harbor:
// top
module top(input clk, rst_raw, up, left, right, down, 
           input [15:0]switches, output dp,a,b,c,d,e,f,g, output [3:0]anode,
           output load_done, output reg fsm_done);
    wire [7:0] A, B;     
    wire [3:0] init_ram_addr, fsm_ram_addr, ram_addr;    
    wire [1:0] rf_w_addr;
    wire rf_w_en;
    wire ram_w_en, init_ram_w_en, fsm_ram_w_en;    
    wire [1:0] reg_r_addr1, reg_r_addr2, reg_r_addr3, reg_r_addr4;
    wire [7:0] init_w_ram_data, fsm_w_ram_data, 
               w_ram_data, r_ram_data;   
    wire acc_en, acc_clear;
    wire done;
    wire [3:0] pp0, pp1;  
    wire [1:0] A1, A2, B1, B2;   
    wire [4:0] acc;  
    wire [4:0] C11, C12, C21, C22;   
    wire up_clean, left_clean, rst, right_clean, down_clean;    
    reg load_en;
    reg load_button;     
    reg start_button;    
    reg C11_button, C12_button, C21_button, C22_button;  
    reg display;     
    debouncer udb(.clk(clk), .raw(up), .clean(up_clean)); 
    debouncer ldb(.clk(clk), .raw(left), .clean(left_clean)); 
    debouncer cdb(.clk(clk), .raw(rst_raw), .clean(rst));  
    debouncer rdb(.clk(clk), .raw(right), .clean(right_clean)); 
  ...
Size: roughly 1200 cells after synthesis, about 36 I/O pins.
export LEC_CHECK = 0
export ABC_AREA = 0
export CAP_MARGIN = 35
export CELL_PAD_IN_SITES_DETAIL_PLACEMENT = 2
export CELL_PAD_IN_SITES_GLOBAL_PLACEMENT = 1
export CORE_ASPECT_RATIO = 1.5
export CORE_MARGIN = 4
export CORE_UTILIZATION = 40
export CTS_CLUSTER_SIZE = 33
export GPL_ROUTABILITY_DRIVEN = 1
export GPL_TIMING_DRIVEN = 1
export MIN_ROUTING_LAYER = met2
export PLACE_DENSITY_LB_ADDON = 0.04
export SLEW_MARGIN = 20
create_clock -name core_clock -period 3.21 [get_ports {clk}]
run.sh (not shown) runs the stock make flow with config.mk's settings and CLKGATE_MAP_FILE=.
[inputs] onyx vs harbor
- clearing CORE_ASPECT_RATIO, which used to be 1.5
- swapping 4 for 2 in CORE_MARGIN
- clearing GPL_TIMING_DRIVEN, which used to be 1
- clearing GPL_ROUTABILITY_DRIVEN, which used to be 1
- swapping 33 for 19 in CTS_CLUSTER_SIZE
- clearing CELL_PAD_IN_SITES_DETAIL_PLACEMENT, which used to be 2
- swapping 40 for 72 in CORE_UTILIZATION
- clearing ABC_AREA, which used to be 0
- clearing MIN_ROUTING_LAYER, which used to be met2
- clearing PLACE_DENSITY_LB_ADDON, which used to be 0.04
- clearing CELL_PAD_IN_SITES_GLOBAL_PLACEMENT, which used to be 1
- swapping 35 for 0 in CAP_MARGIN
- swapping 3.21 for 2.36 in the clock period (ns, I/O delays scaled along)
- Layout checks on onyx: not met. Flow itself completed; violations: setup timing.
- On worst path setup slack after routing, onyx does worse than harbor.
- Cell area | onyx vs harbor | onyx larger
- Sort harbor and onyx by net switching power, descending, and onyx comes first.
- Summary of the comparison: power dissipated in combinational cells is higher in onyx, relative to harbor.
- The estimated power of onyx ends up higher than the estimate for harbor.
Changes in pepper relative to onyx:
- SETUP_SLACK_MARGIN now -0.23, previously not set
- CORE_UTILIZATION now 71, was 72
Notes after the runs:
From the logs: pepper reached the end of the flow and failed the layout checks with setup timing. Going from onyx to pepper, starting utilization of the core area fell by 0.53 points, total vias in the final route lost about 1.7%, post-route clock period utilization moved up, area growth from synthesis to final layout has decreased.
--- input diff pepper..juniper ---
- a deleted SETUP_SLACK_MARGIN that had been -0.23
- a change of CAP_MARGIN from 0 to 20
- a deleted CTS_CLUSTER_SIZE that had been 19
- a change of CORE_UTILIZATION from 71 to 66
- a change of the clock period (ns, I/O delays scaled along) from 2.36 to 4.33
## What came out
The maximum clock skew at final layout on pepper is in line with that on juniper. On design area: between pepper and juniper, it ends up lower for juniper. juniper: PASS, flow complete, no timing, DRC or antenna violations. Row cell count: juniper lower / pepper higher.

========
top again, from the RTL that the note above started with.
Settings: LEC_CHECK=0, CAP_MARGIN=0, CELL_PAD_IN_SITES_GLOBAL_PLACEMENT=2, CORE_MARGIN=8, CORE_UTILIZATION=40, GPL_ROUTABILITY_DRIVEN=0, MAX_ROUTING_LAYER=met4, MIN_ROUTING_LAYER=met2, SLEW_MARGIN=20; clock period 10.0 ns.
Next try:
CAP_MARGIN = 20   (was 0)
CELL_PAD_IN_SITES_GLOBAL_PLACEMENT = unset   (was 2)
CORE_MARGIN = 2   (was 8)
CORE_UTILIZATION = 64   (was 40)
GPL_ROUTABILITY_DRIVEN = unset   (was 0)
MAX_ROUTING_LAYER = unset   (was met4)
MIN_ROUTING_LAYER = unset   (was met2)
clock period = 4.45 ns   (was 10.0 ns; I/O delays follow)
Result:
- The changed run passed the timing, DRC and antenna checks
- via count shrinks by 28%
- non-clock buffer count is lower by 2
- design area is lower by 2.0%
- global-route usage came out higher by 0.52 points
- sequential share of layout area increases by 0.86 points
- die area goes down by 45%

========
Starting RTL as in the previous note.
Settings: LEC_CHECK=0, ABC_AREA=1, CAP_MARGIN=25, CELL_PAD_IN_SITES_DETAIL_PLACEMENT=1, CORE_ASPECT_RATIO=1.42, CORE_MARGIN=5, CORE_UTILIZATION=51, CTS_CLUSTER_DIAMETER=221, GPL_ROUTABILITY_DRIVEN=0, GPL_TIMING_DRIVEN=0, MAX_ROUTING_LAYER=met4, MIN_ROUTING_LAYER=met2, PLACE_DENSITY_LB_ADDON=0.16, SETUP_SLACK_MARGIN=1.44, SLEW_MARGIN=30; clock period 7.52 ns.
The first run ran to the end with no violations.
Then changed:
- CELL_PAD_IN_SITES_DETAIL_PLACEMENT: 1 -> not set
- CORE_UTILIZATION: 51 -> 50
After rerunning: The changed run completed and failed the layout checks on DRC; count of clock-buffer cells in the layout is lower by 5; sequential cell count stays the same; setup slack improved by 0.14 ns; sequential share of layout area rises by 0.35 points; global-route usage falls by 7.9 points; area after synthesis is unchanged; cell area falls slightly.
Then changed:
- CELL_PAD_IN_SITES_DETAIL_PLACEMENT: not set -> 1
- CORE_UTILIZATION: 50 -> 51
- GPL_TIMING_DRIVEN: 0 -> 1
- SETUP_SLACK_MARGIN: 1.44 -> 1.49
Outcome: The new run completed without violations; cell area decreases slightly; maximum frequency went down slightly; worst setup slack gets worse by 0.046 ns; wire length rises by about a fifth; final cell count came out lower slightly; via count grows by a few percent; area after synthesis is unchanged; clock-buffer cell count goes up by 2; die area falls slightly.
No activity file was given, so power comes from the tool's default toggle rates.
